==> design.v <==
module ALU(
    input [31:0] rs1,
    input [31:0] rs2,
    input [3:0]  ALUControl,
    output logic [31:0] rd
);
localparam ADD  = 4'b0000;
localparam SUB  = 4'b1000;
localparam SLL  = 4'b0001;
localparam SLT  = 4'b0010;
localparam SLTU = 4'b0011;
localparam XOR  = 4'b0100;
localparam SRL  = 4'b0101;
localparam SRA  = 4'b1101;
localparam OR   = 4'b0110;
localparam AND  = 4'b0111;
always_comb begin
    unique case (ALUControl) 
        ADD: begin
            rd = rs1 + rs2;
        end
        SUB: begin
            rd = rs1 - rs2;
        end
        SLL: begin
            rd = $unsigned(rs1) << rs2[4:0];
        end
        SLT: begin
            rd = $signed(rs1) < $signed(rs2) ? 1 : 0;
        end
        SLTU: begin
            rd = $unsigned(rs1) < $unsigned(rs2) ? 1 : 0;
        end
        XOR: begin
            rd = rs1 ^ rs2;
        end
        SRL: begin
            rd = $unsigned(rs1) >> rs2[4:0];
        end
        SRA: begin
            rd = $signed(rs1) >>> rs2[4:0];
        end
        OR: begin
            rd = rs1 | rs2;
        end
        AND: begin
            rd = rs1 & rs2;
        end
        default: begin
            rd = 32'b0;
        end
    endcase
end
endmodule
module ALU_Control_Unit(
    input [1:0] ALUOp,
    input [6:0] funct7,
    input [2:0] funct3,
    output logic [3:0] ALUControl
);
localparam ADD  = 4'b0000;
localparam SUB  = 4'b1000;
localparam SLL  = 4'b0001;
localparam SLT  = 4'b0010;
localparam SLTU = 4'b0011;
localparam XOR  = 4'b0100;
localparam SRL  = 4'b0101;
localparam SRA  = 4'b1101;
localparam OR   = 4'b0110;
localparam AND  = 4'b0111;
always_comb begin
    unique case (ALUOp) 
        2'b00: begin
            ALUControl = ADD;
        end
        2'b01: begin
            ALUControl = SUB;
        end
        2'b10: begin
            ALUControl = {funct7[5], funct3};
        end
        2'b11: begin
            if (funct3 == 3'b101) begin         
                ALUControl = {funct7[5], funct3};
            end
            else begin
                ALUControl = {1'b0, funct3};
            end
        end
        default: begin
            ALUControl = ADD;
        end
    endcase
end
endmodule
module Control_Unit(
    input  logic [6:0]  opcode,
    output logic [1:0]  ALUOp,       
    output logic [1:0]  ALUSrcA,     
    output logic        ALUSrcB,            
    output logic        Branch,
    output logic        Jal,
    output logic        Jalr,
    output logic        MemWrite,
    output logic        MemRead,
    output logic [1:0]  ResultSrc,    
    output logic        RegWrite,
    output logic        FALUEnable          
);
always_comb begin
    ALUOp = 2'b00;
    ALUSrcA = 2'b00;
    ALUSrcB = 1'b0;
    Branch = 1'b0;
    Jal = 1'b0;
    Jalr = 1'b0;
    MemWrite = 1'b0;
    MemRead = 1'b0;
    ResultSrc = 2'b00;
    RegWrite = 1'b0;
    FALUEnable = 1'b0;
    case (opcode)
        7'b0110011: begin
            ALUOp = 2'b10;
            RegWrite = 1'b1;
        end
        7'b0000011: begin
            ALUSrcB = 1'b1;
            MemRead = 1'b1;
            ResultSrc = 2'b01;
            RegWrite = 1'b1;
        end
        7'b0010011: begin
            ALUOp = 2'b11;
            ALUSrcB = 1'b1;
            RegWrite = 1'b1;
        end
        7'b1100111: begin
            ALUSrcB = 1'b1;
            Jalr = 1'b1;
            ResultSrc = 2'b10;
            RegWrite = 1'b1;
        end
        7'b0100011: begin
            ALUSrcB = 1'b1;
            MemWrite = 1'b1;
        end
        7'b1100011: begin
            ALUOp = 2'b01;
            Branch = 1'b1;
        end
        7'b0010111: begin
            ALUSrcA = 2'b01;
            ALUSrcB = 1'b1;
            RegWrite = 1'b1;
        end
        7'b0110111: begin
            ALUSrcA = 2'b10;
            ALUSrcB = 1'b1;
            RegWrite = 1'b1;
        end
        7'b1101111: begin
            Jal = 1'b1;
            ResultSrc = 2'b10;
            RegWrite = 1'b1;
        end
    endcase
end
endmodule
module EX_MEM_Reg(
    input clk,
    input rst,
    input [31:0] EX_pc4,
    input [31:0] EX_alu_result,
    input [31:0] EX_rs2_data,
    input [4:0]  EX_rd,
    input [2:0]  EX_funct3,
    input        EX_MemWrite,
    input        EX_MemRead,
    input        EX_RegWrite,
    input [1:0]  EX_ResultSrc,
    output logic [31:0] MEM_pc4,
    output logic [31:0] MEM_alu_result,
    output logic [31:0] MEM_rs2_data,
    output logic [4:0]  MEM_rd,
    output logic [2:0]  MEM_funct3,
    output logic        MEM_MemWrite,
    output logic        MEM_MemRead,
    output logic        MEM_RegWrite,
    output logic [1:0]  MEM_ResultSrc
);
always_ff @(posedge clk or posedge rst) begin
    if (rst) begin
        MEM_pc4         <= 32'b0;
        MEM_alu_result  <= 32'b0;
        MEM_rs2_data    <= 32'b0;
        MEM_rd          <= 5'b0;
        MEM_funct3      <= 3'b0;
        MEM_MemWrite    <= 1'b0;
        MEM_MemRead     <= 1'b0;
        MEM_RegWrite    <= 1'b0;
        MEM_ResultSrc   <= 2'b0;
    end
    else begin
        MEM_pc4         <= EX_pc4;
        MEM_alu_result  <= EX_alu_result;
        MEM_rs2_data    <= EX_rs2_data;
        MEM_rd          <= EX_rd;
        MEM_funct3      <= EX_funct3;
        MEM_MemWrite    <= EX_MemWrite;
        MEM_MemRead     <= EX_MemRead;
        MEM_RegWrite    <= EX_RegWrite;
        MEM_ResultSrc   <= EX_ResultSrc;
    end
end
endmodule
module Forwarding_Unit(
    input [4:0] EX_rs1,
    input [4:0] EX_rs2,
    input [4:0] MEM_rd,
    input       MEM_RegWrite,
    input [4:0] WB_rd,
    input       WB_RegWrite,
    output logic [1:0] ForwardA,
    output logic [1:0] ForwardB
);
always_comb begin
    ForwardA = 2'b00;
    if (MEM_RegWrite && (MEM_rd != 5'b0) && (MEM_rd == EX_rs1)) begin
        ForwardA = 2'b01;
    end
    else if (WB_RegWrite && (WB_rd != 5'b0) && (WB_rd == EX_rs1)) begin
        ForwardA = 2'b10;
    end 
end
always_comb begin
    ForwardB = 2'b00;
    if (MEM_RegWrite && (MEM_rd != 5'b0) && (MEM_rd == EX_rs2)) begin
        ForwardB = 2'b01;
    end
    else if (WB_RegWrite && (WB_rd != 5'b0) && (WB_rd == EX_rs2)) begin
        ForwardB = 2'b10;
    end 
end
endmodule
module Hazard_Detection_Unit(
    input [4:0] ID_rs1,
    input [4:0] ID_rs2,
    input [4:0] EX_rd,
    input       EX_MemRead,
    input ID_Branch,
    input ID_take_branch,
    input ID_Jal,
    input ID_Jalr,
    input ID_Branch_Stall,
    output logic Stall,
    output logic IF_ID_flush,
    output logic ID_EX_flush
);
logic load_use_hazard;
always_comb begin
    load_use_hazard = 1'b0;
    if (EX_MemRead) begin
        if ((EX_rd == ID_rs1) || (EX_rd == ID_rs2)) begin
            if (EX_rd != 5'b0) begin
                load_use_hazard = 1'b1;
            end
        end
    end
end
logic control_hazard;
logic branch_hazard;     
logic jump_hazard;       
always_comb begin
    branch_hazard = 1'b0;
    jump_hazard = 1'b0;
    if (ID_Branch && ID_take_branch) begin
        branch_hazard = 1'b1;
    end
    if (ID_Jal || ID_Jalr) begin
        jump_hazard = 1'b1;
    end
    control_hazard = (branch_hazard || jump_hazard) && !Stall;
end
assign Stall = ID_Branch_Stall || load_use_hazard;
always_comb begin
    IF_ID_flush = 1'b0;
    if (control_hazard) begin
        IF_ID_flush = 1'b1;
    end
end
always_comb begin
    ID_EX_flush = 1'b0;
    if (Stall) begin
        ID_EX_flush = 1'b1;
    end
    if (branch_hazard && control_hazard) begin
        ID_EX_flush = 1'b1;
    end
end
endmodule
module ID_EX_Reg(
    input clk,
    input rst,
    input flush,
    input [31:0] ID_PC,
    input [31:0] ID_pc4,
    input [31:0] ID_rs1_data,
    input [31:0] ID_rs2_data,
    input [31:0] ID_imm,
    input [4:0] ID_rs1,
    input [4:0] ID_rs2,
    input [4:0] ID_rd,
    input [2:0] ID_funct3,
    input [3:0] ID_ALUControl,
    input [1:0] ID_ALUSrcA,
    input       ID_ALUSrcB,
    input       ID_MemWrite,
    input       ID_MemRead,
    input       ID_RegWrite,
    input [1:0] ID_ResultSrc,
    output logic [31:0] EX_PC,
    output logic [31:0] EX_pc4,
    output logic [31:0] EX_rs1_data,
    output logic [31:0] EX_rs2_data,
    output logic [31:0] EX_imm,
    output logic [4:0] EX_rs1,
    output logic [4:0] EX_rs2,
    output logic [4:0] EX_rd,
    output logic [2:0] EX_funct3,
    output logic [3:0] EX_ALUControl,
    output logic [1:0] EX_ALUSrcA,
    output logic       EX_ALUSrcB,
    output logic       EX_MemWrite,
    output logic       EX_MemRead,
    output logic       EX_RegWrite,
    output logic [1:0] EX_ResultSrc
);
always_ff @(posedge clk or posedge rst) begin
    if (rst) begin
        EX_PC       <= 32'b0;
        EX_pc4      <= 32'b0;
        EX_rs1_data <= 32'b0;
        EX_rs2_data <= 32'b0;
        EX_imm      <= 32'b0;
        EX_rs1      <= 5'b0;
        EX_rs2      <= 5'b0;
        EX_rd       <= 5'b0;
        EX_funct3   <= 3'b0;
        EX_ALUControl <= 4'b0;
        EX_ALUSrcA  <= 2'b0;
        EX_ALUSrcB  <= 1'b0;
        EX_MemWrite <= 1'b0;
        EX_MemRead  <= 1'b0;
        EX_RegWrite <= 1'b0;
        EX_ResultSrc <= 2'b0;
    end
    else if (flush) begin
        EX_PC       <= 32'b0;
        EX_pc4      <= 32'b0;
        EX_rs1_data <= 32'b0;
        EX_rs2_data <= 32'b0;
        EX_imm      <= 32'b0;
        EX_rs1      <= 5'b0;
        EX_rs2      <= 5'b0;
        EX_rd       <= 5'b0;
        EX_funct3   <= 3'b0;
        EX_ALUControl <= 4'b0;
        EX_ALUSrcA  <= 2'b0;
        EX_ALUSrcB  <= 1'b0;
        EX_MemWrite <= 1'b0;
        EX_MemRead  <= 1'b0;
        EX_RegWrite <= 1'b0;
        EX_ResultSrc <= 2'b0;
    end
    else begin
        EX_PC       <= ID_PC;
        EX_pc4      <= ID_pc4;
        EX_rs1_data <= ID_rs1_data;
        EX_rs2_data <= ID_rs2_data;
        EX_imm      <= ID_imm;
        EX_rs1      <= ID_rs1;
        EX_rs2      <= ID_rs2;
        EX_rd       <= ID_rd;
        EX_funct3   <= ID_funct3;
        EX_ALUControl <= ID_ALUControl;
        EX_ALUSrcA  <= ID_ALUSrcA;
        EX_ALUSrcB  <= ID_ALUSrcB;
        EX_MemWrite <= ID_MemWrite;
        EX_MemRead  <= ID_MemRead;
        EX_RegWrite <= ID_RegWrite;
        EX_ResultSrc <= ID_ResultSrc;
    end
end
endmodule
module ID_Forwarding_Unit(
    input [4:0] ID_rs1,
    input [4:0] ID_rs2,
    input       ID_Branch,       
    input       ID_Jalr,
    input [4:0] EX_rd,
    input       EX_RegWrite,
    input       EX_MemRead,
    input [4:0] MEM_rd,
    input       MEM_RegWrite,
    input       MEM_MemRead,
    input [4:0] WB_rd,
    input       WB_RegWrite,
    output logic [1:0] ID_ForwardA,
    output logic [1:0] ID_ForwardB,
    output logic ID_Branch_Stall
);
logic need_forwarding;
assign need_forwarding = ID_Branch || ID_Jalr;
always_comb begin
    ID_ForwardA = 2'b00;
    if (need_forwarding) begin
        if (MEM_RegWrite && (MEM_rd != 5'b0) && (MEM_rd == ID_rs1)) begin
            ID_ForwardA = 2'b01;
        end
        else if (WB_RegWrite && (WB_rd != 5'b0) && (WB_rd == ID_rs1)) begin
            ID_ForwardA = 2'b10;
        end
    end
end
always_comb begin
    ID_ForwardB = 2'b00;
    if (need_forwarding) begin
        if (MEM_RegWrite && (MEM_rd != 5'b0) && (MEM_rd == ID_rs2)) begin
            ID_ForwardB = 2'b01;
        end
        else if (WB_RegWrite && (WB_rd != 5'b0) && (WB_rd == ID_rs2)) begin
            ID_ForwardB = 2'b10;
        end
    end
end
always_comb begin
    ID_Branch_Stall = 1'b0;
    if (need_forwarding) begin
        if (EX_RegWrite && (EX_rd != 5'b0)) begin
            if ((EX_rd == ID_rs1) || (EX_rd == ID_rs2)) begin
                ID_Branch_Stall = 1'b1;
            end
        end
        if (MEM_MemRead && MEM_RegWrite && (MEM_rd != 5'b0)) begin
            if ((MEM_rd == ID_rs1) || (MEM_rd == ID_rs2)) begin
                ID_Branch_Stall = 1'b1;
            end
        end
    end
end
endmodule
module IF_ID_Reg(
    input clk,
    input rst,
    input stall,
    input flush,
    input [31:0] IF_PC,
    input [31:0] IF_pc4,
    input [31:0] IF_instr,
    output logic [31:0] ID_PC,
    output logic [31:0] ID_pc4,
    output logic [31:0] ID_instr
);
always_ff @(posedge clk or posedge rst) begin
    if (rst) begin
        ID_PC       <= 32'b0;
        ID_pc4      <= 32'b0;
        ID_instr    <= 32'h00000013;  
    end
    else if (flush) begin
        ID_PC       <= 32'b0;
        ID_pc4      <= 32'b0;
        ID_instr    <= 32'h00000013;
    end
    else if (!stall) begin
        ID_PC       <= IF_PC;
        ID_pc4      <= IF_pc4;
        ID_instr    <= IF_instr;
    end
end
endmodule
module MEM_WB_Reg(
    input clk,
    input rst,
    input [31:0] MEM_pc4,
    input [31:0] MEM_alu_result,
    input [31:0] MEM_load_data,
    input [4:0]  MEM_rd,
    input        MEM_RegWrite,
    input [1:0]  MEM_ResultSrc,
    output logic [31:0] WB_pc4,
    output logic [31:0] WB_alu_result,
    output logic [31:0] WB_load_data,
    output logic [4:0]  WB_rd,
    output logic        WB_RegWrite,
    output logic [1:0]  WB_ResultSrc
);
always_ff @(posedge clk or posedge rst) begin
    if (rst) begin
        WB_pc4          <= 32'b0;
        WB_alu_result   <= 32'b0;
        WB_load_data    <= 32'b0;
        WB_rd           <= 5'b0;
        WB_RegWrite     <= 1'b0;
        WB_ResultSrc    <= 2'b0;
    end
    else begin
        WB_pc4          <= MEM_pc4;
        WB_alu_result   <= MEM_alu_result;
        WB_load_data    <= MEM_load_data;
        WB_rd           <= MEM_rd;
        WB_RegWrite     <= MEM_RegWrite;
        WB_ResultSrc    <= MEM_ResultSrc;
    end
end
endmodule
module branch_decision(
    input       Branch,
    input [2:0] funct3,
    input       eq,
    input       lt,
    input       ltu,
    output logic take_branch
);
localparam BEQ  = 3'b000;
localparam BNE  = 3'b001;
localparam BLT  = 3'b100;
localparam BGE  = 3'b101;
localparam BLTU = 3'b110;
localparam BGEU = 3'b111;
always_comb begin
    if (!Branch) begin
        take_branch = 1'b0;
    end
    else begin
        case (funct3)
            BEQ: begin
                take_branch = eq;
            end
            BNE: begin
                take_branch = ~eq;
            end
            BLT: begin
                take_branch = lt;
            end
            BGE: begin
                take_branch = ~lt;
            end
            BLTU: begin
                take_branch = ltu;
            end
            BGEU: begin
                take_branch = ~ltu;
            end
            default: begin
                take_branch = 1'b0;
            end
        endcase
    end
end
endmodule
module comparator(
    input [31:0] rs1,
    input [31:0] rs2,
    output logic eq,
    output logic lt,
    output logic ltu
);
assign eq = (rs1 == rs2);
assign lt = ($signed(rs1) < $signed(rs2));
assign ltu = (rs1 < rs2);
endmodule
module imm_gen(
    input  logic [31:0] instr,
    output logic [31:0] imm
);
logic [6:0] opcode;
assign opcode = instr[6:0];
always_comb begin
    case(opcode) 
        7'b0000011, 7'b0010011, 7'b1100111: begin
            imm = {{20{instr[31]}}, instr[31:20]};
        end
        7'b0100011: begin
            imm = {{20{instr[31]}}, instr[31:25], instr[11:7]};
        end
        7'b1100011: begin
            imm = {{19{instr[31]}}, instr[31], instr[7], instr[30:25], instr[11:8], 1'b0};
        end
        7'b0010111, 7'b0110111: begin
            imm = {instr[31:12], 12'b0};
        end
        7'b1101111: begin
            imm = {{11{instr[31]}}, instr[31], instr[19:12], instr[20], instr[30:21], 1'b0};
        end
        default: begin
            imm = 32'b0;
        end
    endcase
end
endmodule
module load_data(
    input        MemRead,
    input [31:0] dm_rdata,
    input [2:0]  funct3,
    input [31:0] alu_result,
    output logic [31:0] load_data_final
);
localparam LW  = 3'b010;
localparam LB  = 3'b000;
localparam LH  = 3'b001;
localparam LBU = 3'b100;
localparam LHU = 3'b101;
always_comb begin
    load_data_final = 32'b0;
    if (MemRead) begin
        load_data_final = dm_rdata;
        case (funct3)
            LW: begin
                load_data_final = dm_rdata;
            end
            LB: begin
                case (alu_result[1:0]) 
                    2'b00: load_data_final = {{24{dm_rdata[7]}}, dm_rdata[7:0]};
                    2'b01: load_data_final = {{24{dm_rdata[15]}}, dm_rdata[15:8]};
                    2'b10: load_data_final = {{24{dm_rdata[23]}}, dm_rdata[23:16]};
                    2'b11: load_data_final = {{24{dm_rdata[31]}}, dm_rdata[31:24]};
                endcase
            end
            LH: begin
                case (alu_result[1])
                    1'b0: load_data_final = {{16{dm_rdata[15]}}, dm_rdata[15:0]};
                    1'b1: load_data_final = {{16{dm_rdata[31]}}, dm_rdata[31:16]};
                endcase
            end
            LBU: begin
                case (alu_result[1:0])
                    2'b00: load_data_final = {24'b0, dm_rdata[7:0]};
                    2'b01: load_data_final = {24'b0, dm_rdata[15:8]};
                    2'b10: load_data_final = {24'b0, dm_rdata[23:16]};
                    2'b11: load_data_final = {24'b0, dm_rdata[31:24]};
                endcase
            end 
            LHU: begin
                case(alu_result[1])
                    1'b0: load_data_final = {16'b0, dm_rdata[15:0]};
                    1'b1: load_data_final = {16'b0, dm_rdata[31:16]};
                endcase
            end
        endcase
    end
end
endmodule
module pc_mux(
    input [1:0]  PCSel,
    input [31:0] pc4,
    input [31:0] pc_imm,
    input [31:0] ALU_Result,
    output logic [31:0] pc_next
);
always_comb begin
    case (PCSel)
        2'b00: begin
            pc_next = pc4;
        end
        2'b01: begin
            pc_next = pc_imm;
        end
        2'b10: begin
            pc_next = {ALU_Result[31:1], 1'b0};
        end
        default: begin
            pc_next = pc4;
        end
    endcase
end
endmodule
module pc_select(
    input Branch,
    input take_branch,
    input Jal,
    input Jalr,
    output logic [1:0] PCSel
);
always_comb begin
    if (Jalr) begin
        PCSel = 2'b10;
    end
    else if (Jal) begin
        PCSel = 2'b01;
    end
    else if (Branch && take_branch) begin
        PCSel = 2'b01;
    end
    else begin
        PCSel = 2'b00;
    end
end
endmodule
module regfile(
    input logic clk,
    input  logic [4:0]  rs1_addr,
    input  logic [4:0]  rs2_addr,
    output logic [31:0] rs1_data,
    output logic [31:0] rs2_data,
    input  logic        we,
    input  logic [4:0]  rd_addr,
    input  logic [31:0] rd_data
);
logic [31:0] regs [31:0];
assign rs1_data = (rs1_addr == 5'b0) ? 32'b0 :
                  (we && (rd_addr == rs1_addr)) ? rd_data : regs[rs1_addr];
assign rs2_data = (rs2_addr == 5'b0) ? 32'b0 :
                  (we && (rd_addr == rs2_addr)) ? rd_data : regs[rs2_addr];
always_ff @(posedge clk) begin
    if (we && (rd_addr != 5'b0)) begin
        regs[rd_addr] <= rd_data;
    end
end
endmodule
module store_data(
    input [2:0]  funct3,
    input        MemWrite,
    input [31:0] rs2_data,
    input [31:0] alu_result,
    output logic [3:0]  dm_web,
    output logic [31:0] dm_wdata
);
localparam SW = 3'b010;
localparam SB = 3'b000;
localparam SH = 3'b001;
always_comb begin
    dm_wdata = 32'b0;
    dm_web = 4'b1111;
    if (MemWrite) begin
        case(funct3)
            SB: begin
                dm_wdata = {4{rs2_data[7:0]}};
                case (alu_result[1:0]) 
                    2'b00: dm_web = 4'b1110;
                    2'b01: dm_web = 4'b1101;
                    2'b10: dm_web = 4'b1011;
                    2'b11: dm_web = 4'b0111;
                endcase
            end
            SH: begin
                dm_wdata = {2{rs2_data[15:0]}};
                case (alu_result[1:0]) 
                    2'b00: dm_web = 4'b1100;
                    2'b10: dm_web = 4'b0011;
                    default: dm_web = 4'b1111;
                endcase
            end
            SW: begin
                dm_wdata = rs2_data;
                dm_web = 4'b0;
            end
            default: begin
                dm_wdata = rs2_data;
                dm_web = 4'b1111;
            end
        endcase
    end
end
endmodule
module CPU(
    input logic clk,
    input logic rst,
    output logic [31:0] im_addr,
    input  logic [31:0] im_rdata,     
    output logic [31:0] dm_addr,
    output logic [31:0] dm_wdata,    
    output logic [3:0]  dm_web,       
    input  logic [31:0] dm_rdata      
);
logic [31:0] IF_PC;
logic [31:0] IF_pc4;
logic [31:0] IF_PC_next;
logic [31:0] IF_instr;
logic [31:0] ID_PC;
logic [31:0] ID_pc4;
logic [31:0] ID_instr;
logic IF_ID_stall;
logic IF_ID_flush;
logic [6:0] ID_opcode;
logic [4:0] ID_rd;
logic [2:0] ID_funct3;
logic [4:0] ID_rs1;
logic [4:0] ID_rs2;
logic [6:0] ID_funct7;
logic [31:0] ID_rs1_data;
logic [31:0] ID_rs2_data;
logic [31:0] ID_imm;
logic [1:0] ID_ALUOp;
logic [1:0] ID_ALUSrcA;
logic ID_ALUSrcB;
logic ID_Branch;
logic ID_Jal;
logic ID_Jalr;
logic ID_MemWrite;
logic ID_MemRead;
logic ID_RegWrite;
logic [1:0] ID_ResultSrc;
logic [3:0] ID_ALUControl;
logic [31:0] ID_pc_imm;
logic [31:0] ID_jalr_target;
logic ID_eq;
logic ID_lt;
logic ID_ltu;
logic ID_take_branch;
logic [1:0] ID_PCSel;
logic [1:0] ID_ForwardA;
logic [1:0] ID_ForwardB;
logic [31:0] ID_forward_rs1;
logic [31:0] ID_forward_rs2;
logic ID_Branch_Stall;
logic ID_EX_flush;
logic [31:0] EX_PC;
logic [31:0] EX_pc4;
logic [31:0] EX_rs1_data;
logic [31:0] EX_rs2_data;
logic [31:0] EX_imm;
logic [4:0] EX_rs1;
logic [4:0] EX_rs2;
logic [4:0] EX_rd;
logic [2:0] EX_funct3;
logic [3:0] EX_ALUControl;
logic [1:0] EX_ALUSrcA;
logic EX_ALUSrcB;
logic EX_MemWrite;
logic EX_MemRead;
logic EX_RegWrite;
logic [1:0] EX_ResultSrc;
logic [31:0] EX_alu_in1;
logic [31:0] EX_alu_in2;
logic [31:0] EX_alu_result;
logic [1:0] ForwardA;
logic [1:0] ForwardB;
logic [31:0] EX_forward_rs1;
logic [31:0] EX_forward_rs2;
logic [31:0] MEM_pc4;
logic [31:0] MEM_alu_result;
logic [31:0] MEM_rs2_data;
logic [4:0] MEM_rd;
logic [2:0] MEM_funct3;
logic MEM_MemWrite;
logic MEM_MemRead;
logic MEM_RegWrite;
logic [1:0] MEM_ResultSrc;
logic [31:0] MEM_load_data;
logic [31:0] MEM_fwd_data;
logic [31:0] WB_pc4;
logic [31:0] WB_alu_result;
logic [31:0] WB_load_data;
logic [4:0] WB_rd;
logic WB_RegWrite;
logic [1:0] WB_ResultSrc;
logic [31:0] WB_write_data;
assign im_addr = IF_PC;
assign IF_instr = im_rdata;
assign IF_pc4 = IF_PC + 32'd4;
pc_mux u_pc_mux(
    .PCSel(ID_PCSel),
    .pc4(IF_pc4),
    .pc_imm(ID_pc_imm),
    .ALU_Result(ID_jalr_target),
    .pc_next(IF_PC_next)
);
always_ff @(posedge clk or posedge rst) begin
    if (rst) begin
        IF_PC <= 32'b0;
    end
    else if (!IF_ID_stall) begin
        IF_PC <= IF_PC_next;
    end
end
Hazard_Detection_Unit u_hazard_detection(
    .ID_rs1(ID_rs1),
    .ID_rs2(ID_rs2),
    .EX_rd(EX_rd),
    .EX_MemRead(EX_MemRead),
    .ID_Branch(ID_Branch),
    .ID_take_branch(ID_take_branch),
    .ID_Jal(ID_Jal),
    .ID_Jalr(ID_Jalr),
    .ID_Branch_Stall(ID_Branch_Stall),
    .Stall(IF_ID_stall),
    .IF_ID_flush(IF_ID_flush),
    .ID_EX_flush(ID_EX_flush)
);
IF_ID_Reg u_IF_ID_Reg(
    .clk(clk),
    .rst(rst),
    .stall(IF_ID_stall),
    .flush(IF_ID_flush),
    .IF_PC(IF_PC),
    .IF_pc4(IF_pc4),
    .IF_instr(IF_instr),
    .ID_PC(ID_PC),
    .ID_pc4(ID_pc4),
    .ID_instr(ID_instr)
);
assign ID_opcode = ID_instr[6:0];
assign ID_rd = ID_instr[11:7];
assign ID_funct3 = ID_instr[14:12];
assign ID_rs1 = ID_instr[19:15];
assign ID_rs2 = ID_instr[24:20];
assign ID_funct7 = ID_instr[31:25];
regfile u_regfile(
    .clk(clk),
    .rs1_addr(ID_rs1),
    .rs2_addr(ID_rs2),
    .rs1_data(ID_rs1_data),
    .rs2_data(ID_rs2_data),
    .we(WB_RegWrite),
    .rd_addr(WB_rd),
    .rd_data(WB_write_data)
);
imm_gen u_imm(
    .instr(ID_instr),
    .imm(ID_imm)
);
assign ID_pc_imm = ID_PC + ID_imm;
assign ID_jalr_target = ID_forward_rs1 + ID_imm;
ID_Forwarding_Unit u_id_forwarding(
    .ID_rs1(ID_rs1),
    .ID_rs2(ID_rs2),
    .ID_Branch(ID_Branch),
    .ID_Jalr(ID_Jalr),
    .EX_rd(EX_rd),
    .EX_RegWrite(EX_RegWrite),
    .EX_MemRead(EX_MemRead),
    .MEM_rd(MEM_rd),
    .MEM_RegWrite(MEM_RegWrite),
    .MEM_MemRead(MEM_MemRead),
    .WB_rd(WB_rd),
    .WB_RegWrite(WB_RegWrite),
    .ID_ForwardA(ID_ForwardA),
    .ID_ForwardB(ID_ForwardB),
    .ID_Branch_Stall(ID_Branch_Stall)
);
always_comb begin
    case (ID_ForwardA)
        2'b00: ID_forward_rs1 = ID_rs1_data;
        2'b01: ID_forward_rs1 = MEM_fwd_data;
        2'b10: ID_forward_rs1 = WB_write_data;
        default: ID_forward_rs1 = ID_rs1_data;
    endcase
end
always_comb begin
    case (ID_ForwardB)
        2'b00: ID_forward_rs2 = ID_rs2_data;
        2'b01: ID_forward_rs2 = MEM_fwd_data;
        2'b10: ID_forward_rs2 = WB_write_data;
        default: ID_forward_rs2 = ID_rs2_data;
    endcase
end
Control_Unit u_ctrl(
    .opcode(ID_opcode),
    .ALUOp(ID_ALUOp),
    .ALUSrcA(ID_ALUSrcA),
    .ALUSrcB(ID_ALUSrcB),
    .Branch(ID_Branch),
    .Jal(ID_Jal),
    .Jalr(ID_Jalr),
    .MemWrite(ID_MemWrite),
    .MemRead(ID_MemRead),
    .ResultSrc(ID_ResultSrc),
    .RegWrite(ID_RegWrite),
    .FALUEnable()
);
ALU_Control_Unit u_aluctrl(
    .ALUOp(ID_ALUOp),
    .funct7(ID_funct7),
    .funct3(ID_funct3),
    .ALUControl(ID_ALUControl)
);
comparator u_com(
    .rs1(ID_forward_rs1),
    .rs2(ID_forward_rs2),
    .eq(ID_eq),
    .lt(ID_lt),
    .ltu(ID_ltu)
);
branch_decision u_br_dec(
    .Branch(ID_Branch),
    .funct3(ID_funct3),
    .eq(ID_eq),
    .lt(ID_lt),
    .ltu(ID_ltu),
    .take_branch(ID_take_branch)
);
pc_select u_pc_sel(
    .Branch(ID_Branch),
    .take_branch(ID_take_branch),
    .Jal(ID_Jal),
    .Jalr(ID_Jalr),
    .PCSel(ID_PCSel)
);
ID_EX_Reg u_ID_EX_Reg(
    .clk(clk),
    .rst(rst),
    .flush(ID_EX_flush),
    .ID_PC(ID_PC),
    .ID_pc4(ID_pc4),
    .ID_rs1_data(ID_rs1_data),
    .ID_rs2_data(ID_rs2_data),
    .ID_imm(ID_imm),
    .ID_rs1(ID_rs1),
    .ID_rs2(ID_rs2),
    .ID_rd(ID_rd),
    .ID_funct3(ID_funct3),
    .ID_ALUControl(ID_ALUControl),
    .ID_ALUSrcA(ID_ALUSrcA),
    .ID_ALUSrcB(ID_ALUSrcB),
    .ID_MemWrite(ID_MemWrite),
    .ID_MemRead(ID_MemRead),
    .ID_RegWrite(ID_RegWrite),
    .ID_ResultSrc(ID_ResultSrc),
    .EX_PC(EX_PC),
    .EX_pc4(EX_pc4),
    .EX_rs1_data(EX_rs1_data),
    .EX_rs2_data(EX_rs2_data),
    .EX_imm(EX_imm),
    .EX_rs1(EX_rs1),
    .EX_rs2(EX_rs2),
    .EX_rd(EX_rd),
    .EX_funct3(EX_funct3),
    .EX_ALUControl(EX_ALUControl),
    .EX_ALUSrcA(EX_ALUSrcA),
    .EX_ALUSrcB(EX_ALUSrcB),
    .EX_MemWrite(EX_MemWrite),
    .EX_MemRead(EX_MemRead),
    .EX_RegWrite(EX_RegWrite),
    .EX_ResultSrc(EX_ResultSrc)
);
Forwarding_Unit u_forwarding(
    .EX_rs1(EX_rs1),
    .EX_rs2(EX_rs2),
    .MEM_rd(MEM_rd),
    .MEM_RegWrite(MEM_RegWrite),
    .WB_rd(WB_rd),
    .WB_RegWrite(WB_RegWrite),
    .ForwardA(ForwardA),
    .ForwardB(ForwardB)
);
always_comb begin
    case (ForwardA)
        2'b00: EX_forward_rs1 = EX_rs1_data;
        2'b01: EX_forward_rs1 = MEM_fwd_data;
        2'b10: EX_forward_rs1 = WB_write_data;
        default: EX_forward_rs1 = EX_rs1_data;
    endcase
end
always_comb begin
    case (ForwardB)
        2'b00: EX_forward_rs2 = EX_rs2_data;
        2'b01: EX_forward_rs2 = MEM_fwd_data;
        2'b10: EX_forward_rs2 = WB_write_data;
        default: EX_forward_rs2 = EX_rs2_data;
    endcase
end
always_comb begin
    case (EX_ALUSrcA) 
        2'b00: EX_alu_in1 = EX_forward_rs1;
        2'b01: EX_alu_in1 = EX_PC;
        2'b10: EX_alu_in1 = 32'b0;
        default: EX_alu_in1 = EX_forward_rs1;
    endcase
end
assign EX_alu_in2 = (EX_ALUSrcB) ? EX_imm : EX_forward_rs2;
ALU u_alu(
    .rs1(EX_alu_in1),
    .rs2(EX_alu_in2),
    .ALUControl(EX_ALUControl),
    .rd(EX_alu_result)
);
EX_MEM_Reg u_EX_MEM_Reg(
    .clk(clk),
    .rst(rst),
    .EX_pc4(EX_pc4),
    .EX_alu_result(EX_alu_result),
    .EX_rs2_data(EX_forward_rs2),
    .EX_rd(EX_rd),
    .EX_funct3(EX_funct3),
    .EX_MemWrite(EX_MemWrite),
    .EX_MemRead(EX_MemRead),
    .EX_RegWrite(EX_RegWrite),
    .EX_ResultSrc(EX_ResultSrc),
    .MEM_pc4(MEM_pc4),
    .MEM_alu_result(MEM_alu_result),
    .MEM_rs2_data(MEM_rs2_data),
    .MEM_rd(MEM_rd),
    .MEM_funct3(MEM_funct3),
    .MEM_MemWrite(MEM_MemWrite),
    .MEM_MemRead(MEM_MemRead),
    .MEM_RegWrite(MEM_RegWrite),
    .MEM_ResultSrc(MEM_ResultSrc)
);
assign dm_addr = MEM_alu_result;
assign MEM_fwd_data = (MEM_ResultSrc == 2'b10) ? MEM_pc4 : MEM_alu_result;
store_data u_store_data(
    .funct3(MEM_funct3),
    .MemWrite(MEM_MemWrite),
    .rs2_data(MEM_rs2_data),
    .alu_result(MEM_alu_result),
    .dm_web(dm_web),
    .dm_wdata(dm_wdata)
);
load_data u_load_data(
    .MemRead(MEM_MemRead),
    .dm_rdata(dm_rdata),
    .funct3(MEM_funct3),
    .alu_result(MEM_alu_result),
    .load_data_final(MEM_load_data)
);
MEM_WB_Reg u_MEM_WB_Reg(
    .clk(clk),
    .rst(rst),
    .MEM_pc4(MEM_pc4),
    .MEM_alu_result(MEM_alu_result),
    .MEM_load_data(MEM_load_data),
    .MEM_rd(MEM_rd),
    .MEM_RegWrite(MEM_RegWrite),
    .MEM_ResultSrc(MEM_ResultSrc),
    .WB_pc4(WB_pc4),
    .WB_alu_result(WB_alu_result),
    .WB_load_data(WB_load_data),
    .WB_rd(WB_rd),
    .WB_RegWrite(WB_RegWrite),
    .WB_ResultSrc(WB_ResultSrc)
);
always_comb begin
    case (WB_ResultSrc)
        2'b00: WB_write_data = WB_alu_result;
        2'b01: WB_write_data = WB_load_data;
        2'b10: WB_write_data = WB_pc4;
        default: WB_write_data = 32'b0;
    endcase
end
endmodule
==> run.sh <==
#!/bin/bash
# the make line also repeats each setting of config.mk as NAME=value (left out here)
make -C /OpenROAD-flow-scripts/flow DESIGN_CONFIG=/design/flow/config.mk WORK_HOME=/design/flow/orfs CLKGATE_MAP_FILE= finish
==> config.mk <==
export PLATFORM = sky130hd
export DESIGN_NAME = CPU
export DESIGN_NICKNAME = CPU
export VERILOG_FILES = /design/flow/design.v
export SDC_FILE = /design/flow/constraint.sdc
export NUM_CORES = 4
export LEC_CHECK = 0
export CAP_MARGIN = 5
export CORE_MARGIN = 2
export CORE_UTILIZATION = 66
export CTS_CLUSTER_SIZE = 59
export HOLD_SLACK_MARGIN = 0.28
export SETUP_SLACK_MARGIN = -0.41
export SLEW_MARGIN = 20
==> constraint.sdc <==
create_clock -name core_clock -period 4.43 [get_ports {clk}]
set_input_delay 0.8860 -clock core_clock [delete_from_list [all_inputs] [get_ports {clk}]]
set_output_delay 0.8860 -clock core_clock [all_outputs]
set_load 0.01 [all_outputs]
==> results of run 1 <==
stage by stage:
step	hold slack [ns]	setup TNS, ns	util, %	setup slack, ns
floorplan	0.331	-2041.19	-	-3.59
global placement	0.334	-613.41	78.2	-2.37
detailed placement	0.335	-658.54	78.2	-2.48
CTS	0.349	-502.71	83.5	-1.71
timing repair:
action,CTS
cloned,4
setup endpoints to repair,344
pin swaps,29
gates resized,175
setup buffers,64
hold endpoints to repair,0
metal layers:
metal  overflow  GRT usage [%]
met5         11           31.9
met4        348           69.6
met3         67           53.4
met2        628           91.0
met1         37           74.4
==> metrics.cfg, run 1 <==
[run_status]
status = did not finish
firstError = [ERROR GRT-0116] Global routing finished with congestion. Check the congestion regions in the DRC Viewer.
haltStage = global routing

[synth]
yosys_warnings = 18
ys_sh_aoi_pct = 11.1
syn_area_um2 = 83300
ys_sh_mux_pct = 20.2
xor_share_pct = 1.61
syn_area_per_cell_um2 = 13.2
synth.logic.top_family = multiplexers
top_cells_by_area = edfxtp_1 (37%), dfrtp_1 (16%), mux4_2 (15%), mux2i_1 (3.7%), ha_1 (2.9%)
largest_area_cell = edfxtp_1
top_cell = edfxtp_1
synth-simple-area-share_pct = 8.36
syn_inst = 6323
synthTopCellsByCount = edfxtp_1 (1024), mux4_2 (561), dfrtp_1 (522)
ys_ff = 1549
yosys.area.top_type_share_pct = 36.9
yosys.cell_types.count = 107
ys_cells = 6323
adder_share_pct = 2.99
edf_count = 1024
ff_type = edfxtp_1
synthArstFlopShare_pct = 33.9
ys_seq_share_pct = 52.7
yosys-stat-area_um2 = 83300

[placement]
dpl.cell_count = 9131
dpl.hpwl_um = 260000
dpl_cell_area_um2 = 98100
gp_congestion = 1.11
port_buffers = 165

[clocking]
htreeDepth = 4
clockBufferDepth = 3
cts_sinks = 1549
holdBufCountCts = 0
cts_root_buffer = clkbuf_16
numCtsBuffers = 156

[floorplan]
coreArea_um2 = 125000
io_pins = 166
die_w_um = 359
rows = 130
chipArea_um2 = 129000
core_util_floorplan_pct = 66.4
dieHeight_um = 359

[global_route]
grt_usage_pct = 72.6
overflow = 1091

==> run 2, diff against run 1 <==
Settings changed: ABC_AREA set to 0, CAP_MARGIN 5 to 20, CELL_PAD_IN_SITES_GLOBAL_PLACEMENT set to 0, CORE_MARGIN 2 to 3, CORE_UTILIZATION 66 to 60, CTS_CLUSTER_SIZE 59 to 39, GPL_ROUTABILITY_DRIVEN set to 1, GPL_TIMING_DRIVEN set to 1, MAX_ROUTING_LAYER set to met5, PLACE_DENSITY_LB_ADDON set to 0.0, SETUP_SLACK_MARGIN -0.41 to 1.3.
Clock period 4.43 ns to 4.81 ns, I/O delays scaled along.
==> run 2 against run 1 <==
  * Now fails the layout checks on setup timing
  * Synthesized area stayed put
  * Synthesized cell count stayed put
  * Die size is 11% higher
==> metrics.cfg, run 2 <==
[global_route]
antenna_found_initial = 26
grt_usage_pct = 50.7
grt_max_degree = 123
overflow = 0
grt_pass1_wl_um = 511000
grt_pass1_vias = 70800

[setup_path]
r2r_start = u_IF_ID_Reg.ID_instr[20]$_DFFE_PP0P_
critPathLaunch = u_IF_ID_Reg.ID_instr[20]$_DFFE_PP0P_
worstPathMaxFanout = 6
r2r.worst_path.cells = 26
cp.arrival_ns = 7.16
worstPathRequired_ns = 5.52
cp_slowest_cell = mux4_2
cp-endpoint = IF_PC[6]$_DFFE_PP0N_
crit_cells = 26
path_buffers = 8
regToRegSetupSlack_ns = -1.64
path_common_cell = buf_12
cp-end-kind = flip-flop
cp-start-kind = flip-flop
worst-setup-path-type = reg2reg
r2r-end = IF_PC[6]$_DFFE_PP0N_
crit_path_max_incr_delay_ns = 0.51
crit_family = AND-OR/OR-AND gates

[layout]
fin_cells = 9579
syn_to_final_growth_pct = 27.6
layout.nets = 7899

[detailed_routing]
routed_wl_um = 378000
drtIter0Drc = 13600
num_vias = 73200
dr.pass1.iters = 9
viasPerCell = 7.64
wl_per_cell_um = 39.5
route.detailed.drc = 0
ant_nets = 0

[placement]
gp_congestion = 1.03
port_buffers = 165
dp_slack_ns = -1.67
dpl.hpwl_um = 234000
dpl.cell_count = 9106

[synth]
yosys.area.top_type_share_pct = 36.9
yosys-stat-area_um2 = 83300
ys_sh_aoi_pct = 11.1
edf_count = 1024
synth.logic.top_family = multiplexers
top_cells_by_area = edfxtp_1 (37%), dfrtp_1 (16%), mux4_2 (15%), mux2i_1 (3.7%), ha_1 (2.9%)
synthArstFlopShare_pct = 33.9
yosys.cell_types.count = 107
syn_inst = 6323
syn_area_per_cell_um2 = 13.2
ys_seq_share_pct = 52.7
synthTopCellsByCount = edfxtp_1 (1024), mux4_2 (561), dfrtp_1 (522)
ys_sh_mux_pct = 20.2
yosys_warnings = 18
ff_type = edfxtp_1
syn_area_um2 = 83300
top_cell = edfxtp_1
largest_area_cell = edfxtp_1
ys_cells = 6323
synth-simple-area-share_pct = 8.36
xor_share_pct = 1.61
adder_share_pct = 2.99
ys_ff = 1549

[final_timing]
fin_crit_ns = 6.45
skew_ns = 0.0674
fin_ws_ns = -1.64
setup_viol = 344
worstMarginPinSlew_ns = 1.35
fmax_mhz = 155
finalHoldViolCount = 0
rsz0062_at_grt = true
slew-limit-headroom_pct = 9.63
maxSlewViolCount = 0
finalCritPeriodShare_pct = 134

[pwr]
power_leader = registers
p_sw_share_pct = 34.6
p_comb_uw = 14800
p_seq_uw = 17900
p_comb_share_pct = 32.3
pg_clk_uw = 13200
power_frac_clock_pct = 28.7
peakVddDrop_v = 0.000392
p_switching_uw = 15900
p_per_area_nw_per_um2 = 431
p_int_uw = 29900
leakagePower_uw = 0.0419
total_power_uw = 45800
seqPwrFrac_pct = 39.0

[floorplan]
chipArea_um2 = 143000
rows = 136
die_w_um = 379
io_pins = 166
core_util_floorplan_pct = 60.5
coreArea_um2 = 138000
dieHeight_um = 379

[run]
cap_violations = 0
warnings = 101

[clocking]
cts_tree = yes
cts_sinks = 1549
htreeDepth = 4
numCtsBuffers = 155
cts_root_buffer = clkbuf_16
holdBufCountCts = 0
clockBufferDepth = 3
clk_pin_slew_ns = 0.07
worstSkewPairLatency_ns = 0.85

[worst_hold_path]
hold_class = reg2reg
min_path_cells = 0
min_delay_worst_endpoint = u_EX_MEM_Reg.MEM_pc4[30]$_DFF_PP0_
hold_start = u_ID_EX_Reg.EX_pc4[30]$_DFF_PP0_

[run_status]
violations = setup timing
status = finished with violations

## run 2: stage by stage
stage               hold WS, ns  utilization [%]  instance area (um^2)  setup TNS [ns]
floorplan                 0.331                -                 85300        -1761.52
global placement          0.333             70.5                 97100         -401.92
detailed placement        0.335             70.5                 97100         -427.01
CTS                       0.347             75.5                104000         -355.21
global route              0.358             77.2                106000         -515.99
finish                    0.347             77.2                106000         -480.87
## run 2: per-layer routing
layer	wire length (um)	global-route usage, %	vias up
met4	40100	37.1	24
met3	60200	19.1	2662
met2	160000	74.2	8061
met1	117000	61.8	35100
li1	-	-	27300
met5	189	0.377	-
## run 2: final cells by class
type                            count  area [um^2]
Tap cell                         1794         2240
Inverter                          139          533
Multi-Input combinational cell   4182        39500
Clock buffer                      203         4300
Antenna cell                       18         45.0
Timing Repair Buffer             1609        14700
Clock inverter                     85         1090
Sequential cell                  1549        43900
Fill cell                        7839        31300
## run 2: repair_timing
action	CTS	global route
gates cloned	5	22
gates resized	141	294
endpoints found under the setup margin	380	380
pin swaps	31	76
endpoints found under the hold margin	0	0
setup buffers	72	67
==> run 3, diff against run 2 <==
Settings changed: ABC_AREA 0 to not set, CAP_MARGIN 20 to 0, CELL_PAD_IN_SITES_DETAIL_PLACEMENT set to 2, CELL_PAD_IN_SITES_GLOBAL_PLACEMENT 0 to not set, CORE_MARGIN 3 to 2, CORE_UTILIZATION 60 to 21, CTS_CLUSTER_SIZE 39 to not set, GPL_ROUTABILITY_DRIVEN 1 to not set, GPL_TIMING_DRIVEN 1 to not set, HOLD_SLACK_MARGIN 0.28 to not set, MAX_ROUTING_LAYER met5 to not set, PLACE_DENSITY_LB_ADDON 0.0 to 0.17, SETUP_SLACK_MARGIN 1.3 to not set, TNS_END_PERCENT set to 90.
Clock period 4.81 ns to 6.74 ns, I/O delays scaled along.
==> run 3 against run 2 <==
  * The run now finishes clean
  * Wire length grew 8.6%
  * Combinational power down 41%
  * Sequential power is 27% lower
  * Utilization is 51 points lower
  * Highest routed layer unchanged
  * Critical path type unchanged
  * Non-clock buffer count down 826
  * Critical endpoint is now u_IF_ID_Reg.ID_pc4[19]$_DFFE_PP0P_
  * Final cell count up 28%
  * Clock skew grew 0.053 ns
  * Largest cell class unchanged
==> metrics.cfg, run 3 <==
[layout]
final-comb-area_um2 = 37800
syn_to_final_growth_pct = 23.0
fillCellCount = 42400
layout.nets = 7108
seqCellArea_um2 = 43900
fin_cells = 12300
stdcell_area_um2 = 102000

[setup_path]
r2r_start = u_IF_ID_Reg.ID_instr[17]$_DFFE_PP0P_
crit_family = AND-OR/OR-AND gates
regToRegSetupSlack_ns = 0.18
path_buffers = 6
worstPathMaxFanout = 25
cp_slowest_cell = or3_2
cp-end-kind = flip-flop
crit_path_max_incr_delay_ns = 0.68
crit_cells = 23
worstPathRequired_ns = 7.52
r2r-end = u_IF_ID_Reg.ID_pc4[19]$_DFFE_PP0P_
cp.arrival_ns = 7.34
cp-start-kind = flip-flop
cp-endpoint = u_IF_ID_Reg.ID_pc4[19]$_DFFE_PP0P_
worstPathCellList = or3_2, buf_4, o22ai_1, a221oi_1, o211ai_1, o211ai_1, a21oi_1, ha_1, a21oi_1, o21ai_1, a2111oi_2, buf_4, a211oi_2, o2111ai_2, buf_4, nand3b_1, a311oi_1, a31oi_2, buf_12, or2_4, buf_4, buf_4, o31ai_1
critPathLaunch = u_IF_ID_Reg.ID_instr[17]$_DFFE_PP0P_
path_common_cell = buf_4
worst-setup-path-type = reg2reg
r2r.worst_path.cells = 23

[detailed_routing]
drtIter0Drc = 5316
wl_per_cell_um = 33.5
num_vias = 61500
ant_nets = 0
routed_wl_um = 411000
dr.pass1.iters = 6
route.detailed.drc = 0
viasPerCell = 5.02

[run]
warnings = 107
cap_violations = 0

[floorplan]
core_util_floorplan_pct = 21.1
chipArea_um2 = 402000
coreArea_um2 = 395000
die_w_um = 634
dieHeight_um = 634
io_pins = 166
rows = 231

[synth]
ys_sh_mux_pct = 20.2
ys_sh_aoi_pct = 11.1
synthTopCellsByCount = edfxtp_1 (1024), mux4_2 (561), dfrtp_1 (522)
synth.logic.top_family = multiplexers
ys_seq_share_pct = 52.7
ys_ff = 1549
synth-simple-area-share_pct = 8.36
ys_cells = 6323
yosys-stat-area_um2 = 83300
largest_area_cell = edfxtp_1
adder_share_pct = 2.99
edf_count = 1024
syn_inst = 6323
syn_area_um2 = 83300
synthArstFlopShare_pct = 33.9
ff_type = edfxtp_1
yosys_warnings = 18
top_cells_by_area = edfxtp_1 (37%), dfrtp_1 (16%), mux4_2 (15%), mux2i_1 (3.7%), ha_1 (2.9%)
xor_share_pct = 1.61
syn_area_per_cell_um2 = 13.2
top_cell = edfxtp_1
yosys.cell_types.count = 107
yosys.area.top_type_share_pct = 36.9

[global_route]
grt_pass1_wl_um = 565000
grt_pass1_vias = 67000
use_met1_pct = 24.8
grt.busiest_layer = met2
antenna_found_initial = 26
met3_usage_pct = 1.99
globalRouteMet2Util_pct = 35.3
grt_usage_pct = 20.0
grt_max_degree = 132
overflow = 0

[run_status]
status = no timing/DRC/antenna violations

[pwr]
p_comb_share_pct = 26.9
power_leader = registers
leakagePower_uw = 0.0374
p_seq_uw = 13100
total_power_uw = 32400
peakVddDrop_v = 0.000220
p_per_area_nw_per_um2 = 316
seqPwrFrac_pct = 40.5
p_switching_uw = 11400
p_comb_uw = 8730
power_frac_clock_pct = 32.6
p_int_uw = 21000
p_sw_share_pct = 35.2
pg_clk_uw = 10600

[final_timing]
worstMarginPinSlew_ns = 1.14
finalSetupTns_ns = 0
skew_ns = 0.121
rsz0062_at_grt = true
maxSlewViolCount = 0
setup_viol = 0
slew-limit-headroom_pct = 24.1
fin_crit_ns = 6.56
fmax_mhz = 152
finalHoldViolCount = 0
finalCritPeriodShare_pct = 97.3

[clocking]
cts_sinks = 1549
clockBufferDepth = 4
clk_pin_slew_ns = 0.06
cts_tree = yes
cts_root_buffer = clkbuf_16
htreeDepth = 4
holdBufCountCts = 0
worstSkewPairLatency_ns = 0.92
numCtsBuffers = 190

[placement]
gp_congestion = 0.909
dpl.cell_count = 11900
dpl_cell_area_um2 = 95600
dpl.hpwl_um = 293000
port_buffers = 165

[worst_hold_path]
min_path_cells = 0
hold_class = reg2reg
min_delay_worst_endpoint = u_EX_MEM_Reg.MEM_pc4[17]$_DFF_PP0_
hold_start = u_ID_EX_Reg.EX_pc4[17]$_DFF_PP0_

## run 3: repair_timing
action                     4_1_cts  5_1_grt
buffers inserted                 3       11
resized                         14       45
setup endpoints to repair      299      122
cloned                           0        6
pin swaps                        2       10
## run 3: cell type report
type | instances | share of cell area (%)
diodes | 21 | 0.0513
clock buffers | 241 | 5.05
clock inverters | 102 | 1.05
inverters | 139 | 0.515
multi-input cells | 4182 | 36.9
flip-flops and latches | 1549 | 42.9
well taps | 5242 | 6.40
repair buffers | 783 | 7.15
## run 3: through the flow
step | hold WS [ns] | util [%] | setup WS, ns
3_5_place_dp | 0.336 | 24.2 | -0.341
4_1_cts | 0.327 | 25.8 | 0.0371
5_1_grt | 0.346 | 25.9 | -0.00694
6_report | 0.336 | 25.9 | 0.179
2_1_floorplan | 0.331 | - | -1.74
3_3_place_gp | 0.337 | 24.1 | -0.615
## run 3: layer usage
metal,vias to the layer above,part of all wire (%)
met5,-,0.011
met4,6,4.7
met3,565,3.6
met2,1628,51
met1,33600,41
li1,25700,-
==> run 4, diff against run 3 <==
Settings changed: ABC_AREA set to 1, CAP_MARGIN 0 to 20, CELL_PAD_IN_SITES_DETAIL_PLACEMENT 2 to not set, CELL_PAD_IN_SITES_GLOBAL_PLACEMENT set to 0, CORE_ASPECT_RATIO set to 1.36, CORE_MARGIN 2 to 7, CORE_UTILIZATION 21 to 30, GPL_ROUTABILITY_DRIVEN set to 1, GPL_TIMING_DRIVEN set to 0, HOLD_SLACK_MARGIN set to 0.22, MAX_ROUTING_LAYER set to met5, PLACE_DENSITY_LB_ADDON 0.17 to 0.0, SETUP_SLACK_MARGIN set to 2.2, TNS_END_PERCENT 90 to not set.
Clock period 6.74 ns to 14.3 ns, I/O delays scaled along.
==> run 4 against run 3 <==
  * Now fails the layout checks on antenna rules
  * Total power shrank 50%
  * Clock power decreased by 53%
  * Combinational power is 37% lower
  * Clock skew rose by 0.012 ns
  * Critical path type unchanged
  * Worst hold slack improved by 0.011 ns
  * Worst setup slack better by 4.5 ns
  * Utilization up 11 points
  * Maximum frequency fell by 32%
  * Synthesized cell count up 65%
  * Highest routed layer unchanged
  * Register-to-register slack better by 4.5 ns
==> metrics.cfg, run 4 <==
[run_status]
status = finished with violations
violations = antenna rules

[worst_hold_path]
min_delay_worst_endpoint = u_EX_MEM_Reg.MEM_pc4[7]$_DFF_PP0_
min_path_cells = 0
hold_class = reg2reg
hold_start = u_ID_EX_Reg.EX_pc4[7]$_DFF_PP0_

[global_route]
grt_pass1_wl_um = 917000
grt_usage_pct = 45.3
overflow = 0
grt_pass1_vias = 88100
antenna_found_initial = 136
grt_max_degree = 36

[final_timing]
slew-limit-headroom_pct = 5.77
worstMarginPinSlew_ns = 1.41
finalHoldViolCount = 0
fin_crit_ns = 9.64
maxSlewViolCount = 0
finalSetupTns_ns = 0
fin_ws_ns = 4.66
finalCritPeriodShare_pct = 67.4
setup_viol = 0
skew_ns = 0.133
rsz0062_at_grt = false
timing.hold.ws_ns = 0.347
fmax_mhz = 104

[synth]
edf_count = 1024
synthArstFlopShare_pct = 33.9
top_cell = nand2_1
syn_area_per_cell_um2 = 8.39
largest_area_cell = edfxtp_1
syn_area_um2 = 87600
synthTopCellsByCount = nand2_1 (1799), o21ai_0 (1492), edfxtp_1 (1024)
syn_inst = 10400
yosys_warnings = 18
adder_share_pct = 2.85
ys_seq_share_pct = 50.1
yosys-stat-area_um2 = 87600
synth.logic.top_family = AND-OR/OR-AND gates
ys_ff = 1549
top_cells_by_area = edfxtp_1 (35%), dfrtp_1 (15%), o21ai_0 (8.5%), nand2_1 (7.7%), nand3_1 (4.2%)
ys_cells = 10400
ff_type = edfxtp_1
synth-simple-area-share_pct = 18.7
yosys.area.top_type_share_pct = 35.1
xor_share_pct = 0.790
ys_sh_aoi_pct = 19.6
yosys.cell_types.count = 74
ys_sh_mux_pct = 0

[setup_path]
cp_slowest_cell = clkbuf_1
path_common_cell = nand2_1
crit_cells = 31
worstPathRequired_ns = 14.94
critPathLaunch = u_IF_ID_Reg.ID_instr[20]$_DFFE_PP0P_
crit_path_max_incr_delay_ns = 1.05
cp-endpoint = u_ID_EX_Reg.EX_ALUControl[1]$_DFF_PP0_
r2r_start = u_IF_ID_Reg.ID_instr[20]$_DFFE_PP0P_
regToRegSetupSlack_ns = 4.66
r2r-end = u_ID_EX_Reg.EX_ALUControl[1]$_DFF_PP0_
cp-end-kind = flip-flop
worst-setup-path-type = reg2reg
path_buffers = 8
r2r.worst_path.cells = 31
cp.arrival_ns = 10.27
worstPathMaxFanout = 10
crit_family = buffers and inverters
cp-start-kind = flip-flop

[layout]
fillCellCount = 30100
fin_cells = 15300
layout.nets = 11400
syn_to_final_growth_pct = 23.1
postLayoutCoreUtil_pct = 37.1

[placement]
dpl.cell_count = 14800
dp_slack_ns = 5.45
gp_congestion = 1.08
port_buffers = 165
dpl.hpwl_um = 551000

[clocking]
numCtsBuffers = 186
cts_resized = 0
cts_setup_buffers = 0
cts_tree = yes
cts_sinks = 1549
holdBufCountCts = 0
cts_root_buffer = clkbuf_16
clk_pin_slew_ns = 0.06
clockBufferDepth = 4
worstSkewPairLatency_ns = 0.95
htreeDepth = 4

[pwr]
p_sw_share_pct = 41.4
power_leader = registers
p_comb_share_pct = 33.5
p_per_area_nw_per_um2 = 152
seqPwrFrac_pct = 35.9
power_frac_clock_pct = 30.6
pg_clk_uw = 5000
p_seq_uw = 5860
p_comb_uw = 5470
leakagePower_uw = 0.0442
p_switching_uw = 6760
p_int_uw = 9580
peakVddDrop_v = 0.000101

[detailed_routing]
dr.pass1.iters = 9
ant_nets = 3
num_vias = 98200
drtIter0Drc = 16000
route.detailed.drc = 0
wl_per_cell_um = 47.4
viasPerCell = 6.42
routed_wl_um = 724000

[floorplan]
core_util_floorplan_pct = 30.1
rows = 231
io_pins = 166
chipArea_um2 = 307000
dieHeight_um = 644
coreArea_um2 = 291000
die_w_um = 477

[run]
warnings = 94
cap_violations = 0

-- run 4: metal layers --
layer / GRT usage (%) / share of wire, %
met5: 0.0626 / 0.030
met4: 48.7 / 14
met3: 15.4 / 11
met2: 67.8 / 43
met1: 47.8 / 33
-- run 4: final cells by class --
cell class	instances	area [um^2]	share of cell area [%]
clock inverters	107	1100	1.02
diodes	192	480	0.446
multi-input cells	7189	37100	34.4
well taps	3844	4810	4.46
clock buffers	220	4930	4.58
flip-flops and latches	1549	43900	40.7
inverters	1041	3910	3.63
plain buffers	688	3440	3.19
repair buffers	463	8100	7.51
-- run 4: through the flow --
step | total power [uW] | cell area (um^2)
finish | 16300 | 108000
global route | 16500 | 107000
CTS | 16000 | 107000
detailed placement | 11100 | 101000
global placement | 10800 | 94200
floorplan | 7990 | 87700
==> run 5, diff against run 4 <==
Settings changed: ABC_AREA 1 to not set, CELL_PAD_IN_SITES_DETAIL_PLACEMENT set to 2, CELL_PAD_IN_SITES_GLOBAL_PLACEMENT 0 to not set, CORE_ASPECT_RATIO 1.36 to 0.51, CORE_MARGIN 7 to 2, CORE_UTILIZATION 30 to 44, GPL_ROUTABILITY_DRIVEN 1 to not set, GPL_TIMING_DRIVEN 0 to not set, HOLD_SLACK_MARGIN 0.22 to not set, MAX_ROUTING_LAYER met5 to met4, PLACE_DENSITY set to 0.93, PLACE_DENSITY_LB_ADDON 0.0 to not set, SETUP_SLACK_MARGIN 2.2 to 0.19.
Clock period 14.3 ns to 6.73 ns, I/O delays scaled along.
==> run 5 against run 4 <==
  * The run now fails in global routing
  * Synthesized cell count is 39% lower
  * Die size is 37% lower
  * Synthesized area is 4.9% lower
==> metrics.cfg, run 5 <==
[run_status]
status = did not finish
haltStage = global routing
firstError = [ERROR GRT-0116] Global routing finished with congestion. Check the congestion regions in the DRC Viewer.

[synth]
ys_ff = 1549
synthArstFlopShare_pct = 33.9
yosys.cell_types.count = 107
yosys-stat-area_um2 = 83300
ys_sh_mux_pct = 20.2
yosys.area.top_type_share_pct = 36.9
ys_sh_aoi_pct = 11.1
synthTopCellsByCount = edfxtp_1 (1024), mux4_2 (561), dfrtp_1 (522)
edf_count = 1024
ff_type = edfxtp_1
syn_area_um2 = 83300
largest_area_cell = edfxtp_1
yosys_warnings = 18
synth-simple-area-share_pct = 8.36
top_cells_by_area = edfxtp_1 (37%), dfrtp_1 (16%), mux4_2 (15%), mux2i_1 (3.7%), ha_1 (2.9%)
adder_share_pct = 2.99
syn_area_per_cell_um2 = 13.2
ys_seq_share_pct = 52.7
synth.logic.top_family = multiplexers
top_cell = edfxtp_1
syn_inst = 6323
ys_cells = 6323
xor_share_pct = 1.61

[floorplan]
core_util_floorplan_pct = 44.5
dieHeight_um = 315
rows = 113
die_w_um = 613
io_pins = 166
coreArea_um2 = 187000
chipArea_um2 = 193000

[global_route]
overflow = 97
grt_usage_pct = 61.3

[clocking]
cts_sinks = 1549
numCtsBuffers = 157
cts_root_buffer = clkbuf_16
holdBufCountCts = 0
clockBufferDepth = 4
htreeDepth = 4

[placement]
gp_congestion = 1.10
dpl.hpwl_um = 340000
port_buffers = 165

## run 5: metal layers
layer | GRT overflow | track usage, %
met5 | - | -
met4 | 38 | 47.5
met3 | 8 | 42.8
met2 | 48 | 75.3
met1 | 3 | 67.0
## run 5: timing repair
item / 4_1_cts
endpoints found under the hold margin: 0
setup endpoints to repair: 323
cloned: 15
buffers inserted: 102
gates resized: 299
pin swaps: 39
## run 5: metrics by stage
stage          instance area (um^2)  worst slack [ns]  power [uW]  instances
2_1_floorplan                 83400             -1.75       16900       6354
3_3_place_gp                  91800           -0.0699       21200       9162
3_5_place_dp                  91800            -0.822       22300       9162
4_1_cts                       99600             0.181       32200       9552
==> run 6, diff against run 5 <==
Settings changed: CAP_MARGIN 20 to 10, CELL_PAD_IN_SITES_DETAIL_PLACEMENT 2 to not set, CORE_ASPECT_RATIO 0.51 to not set, CORE_UTILIZATION 44 to 72, CTS_CLUSTER_DIAMETER set to 35, CTS_CLUSTER_SIZE set to 35, MAX_ROUTING_LAYER met4 to not set, PLACE_DENSITY 0.93 to 0.6, SETUP_SLACK_MARGIN 0.19 to 0.59.
Clock period 6.73 ns to 6.97 ns, I/O delays scaled along.
==> run 6 against run 5 <==
  * Synthesized area stayed put
  * Die size down 39%
  * Synthesized cell count unchanged
  * The run again fails in global routing
==> metrics.cfg, run 6 <==
[run_status]
status = did not finish
haltStage = global routing
firstError = [ERROR GRT-0116] Global routing finished with congestion. Check the congestion regions in the DRC Viewer.

[synth]
yosys.cell_types.count = 107
edf_count = 1024
ff_type = edfxtp_1
syn_area_um2 = 83300
synth-simple-area-share_pct = 8.36
top_cells_by_area = edfxtp_1 (37%), dfrtp_1 (16%), mux4_2 (15%), mux2i_1 (3.7%), ha_1 (2.9%)
syn_area_per_cell_um2 = 13.2
top_cell = edfxtp_1
ys_seq_share_pct = 52.7
ys_cells = 6323
synthTopCellsByCount = edfxtp_1 (1024), mux4_2 (561), dfrtp_1 (522)
synth.logic.top_family = multiplexers
synthArstFlopShare_pct = 33.9
yosys-stat-area_um2 = 83300
yosys.area.top_type_share_pct = 36.9
syn_inst = 6323
ys_sh_mux_pct = 20.2
adder_share_pct = 2.99
ys_ff = 1549
largest_area_cell = edfxtp_1
yosys_warnings = 18
ys_sh_aoi_pct = 11.1
xor_share_pct = 1.61

[placement]
gp_congestion = 1.15
dpl.hpwl_um = 270000
port_buffers = 165

[clocking]
htreeDepth = 4
numCtsBuffers = 216
cts_sinks = 1549
clockBufferDepth = 3
cts_root_buffer = clkbuf_16

[floorplan]
dieHeight_um = 344
io_pins = 166
core_util_floorplan_pct = 72.8
chipArea_um2 = 118000
coreArea_um2 = 115000
rows = 124
die_w_um = 344

[global_route]
grt_usage_pct = 95.1
overflow = 9175

[run 6: per-layer routing]
metal,GRT overflow,track usage [%]
met1,588,88.0
met2,6037,119
met3,476,77.3
met4,1993,96.6
met5,81,58.7
[run 6: what timing repair did]
action / CTS
cloned: 14
endpoints found under the setup margin: 329
buffers inserted: 58
resized: 242
pin swaps: 33
hold buffers: 0
[run 6: stage by stage]
step,cell area [um^2],cells,power [uW],worst slack [ns],utilization (%)
after detailed placement,88700,7907,20300,-0.328,77.4
after global placement,88700,7907,19700,0.431,77.4
after floorplan,83400,6354,16300,-1.56,-
after CTS,98500,8387,32700,0.583,86.1
==> run 7, diff against run 6 <==
Settings changed: ABC_AREA set to 0, CAP_MARGIN 10 to 20, CTS_CLUSTER_DIAMETER 35 to 357, CTS_CLUSTER_SIZE 35 to 100, PLACE_DENSITY 0.6 to 0.36, SETUP_SLACK_MARGIN 0.59 to not set, TNS_END_PERCENT set to 10.
Clock period 6.97 ns to 5.68 ns, I/O delays scaled along.
==> run 7 against run 6 <==
  * The run again fails in global routing
  * Synthesized cell count stayed put
  * Synthesized area did not move
  * Die size unchanged
==> metrics.cfg, run 7 <==
[synth]
synth.logic.top_family = multiplexers
ys_sh_aoi_pct = 11.1
synth-simple-area-share_pct = 8.36
ys_sh_mux_pct = 20.2
syn_inst = 6323
syn_area_per_cell_um2 = 13.2
top_cell = edfxtp_1
yosys.cell_types.count = 107
ys_cells = 6323
synthTopCellsByCount = edfxtp_1 (1024), mux4_2 (561), dfrtp_1 (522)
top_cells_by_area = edfxtp_1 (37%), dfrtp_1 (16%), mux4_2 (15%), mux2i_1 (3.7%), ha_1 (2.9%)
edf_count = 1024
largest_area_cell = edfxtp_1
xor_share_pct = 1.61
yosys-stat-area_um2 = 83300
ff_type = edfxtp_1
ys_ff = 1549
yosys_warnings = 18
synthArstFlopShare_pct = 33.9
adder_share_pct = 2.99
ys_seq_share_pct = 52.7
syn_area_um2 = 83300
yosys.area.top_type_share_pct = 36.9

[clocking]
cts_sinks = 1549
clockBufferDepth = 3
cts_root_buffer = clkbuf_16
holdBufCountCts = 0
numCtsBuffers = 19
htreeDepth = 1

[global_route]
grt_usage_pct = 82.6
overflow = 3589

[placement]
dpl.hpwl_um = 282000
dpl_cell_area_um2 = 93100
gp_congestion = 1.09
port_buffers = 165

[floorplan]
io_pins = 166
rows = 124
coreArea_um2 = 115000
chipArea_um2 = 118000
dieHeight_um = 344
die_w_um = 344
core_util_floorplan_pct = 72.8

[run_status]
status = did not finish
firstError = [ERROR GRT-0116] Global routing finished with congestion. Check the congestion regions in the DRC Viewer.
haltStage = global routing

run 7: routing by layer:
layer / overflow / global-route usage (%)
met1: 183 / 82.5
met2: 2210 / 101
met3: 191 / 65.2
met4: 988 / 80.0
met5: 17 / 42.3
run 7: repair_timing:
item,in CTS
resized,409
setup buffers,87
pin swaps,59
setup endpoints to repair,333
gates cloned,17
run 7: per-stage QoR:
| step | hold WS, ns | setup WS, ns | instances |
|---|---|---|---|
| after CTS | 0.367 | -0.433 | 8567 |
| after detailed placement | 0.335 | -1.38 | 8431 |
| after global placement | 0.336 | -0.768 | 8428 |
| after floorplan | 0.331 | -2.59 | 6354 |
Power is estimated from default activity; no workload was simulated.
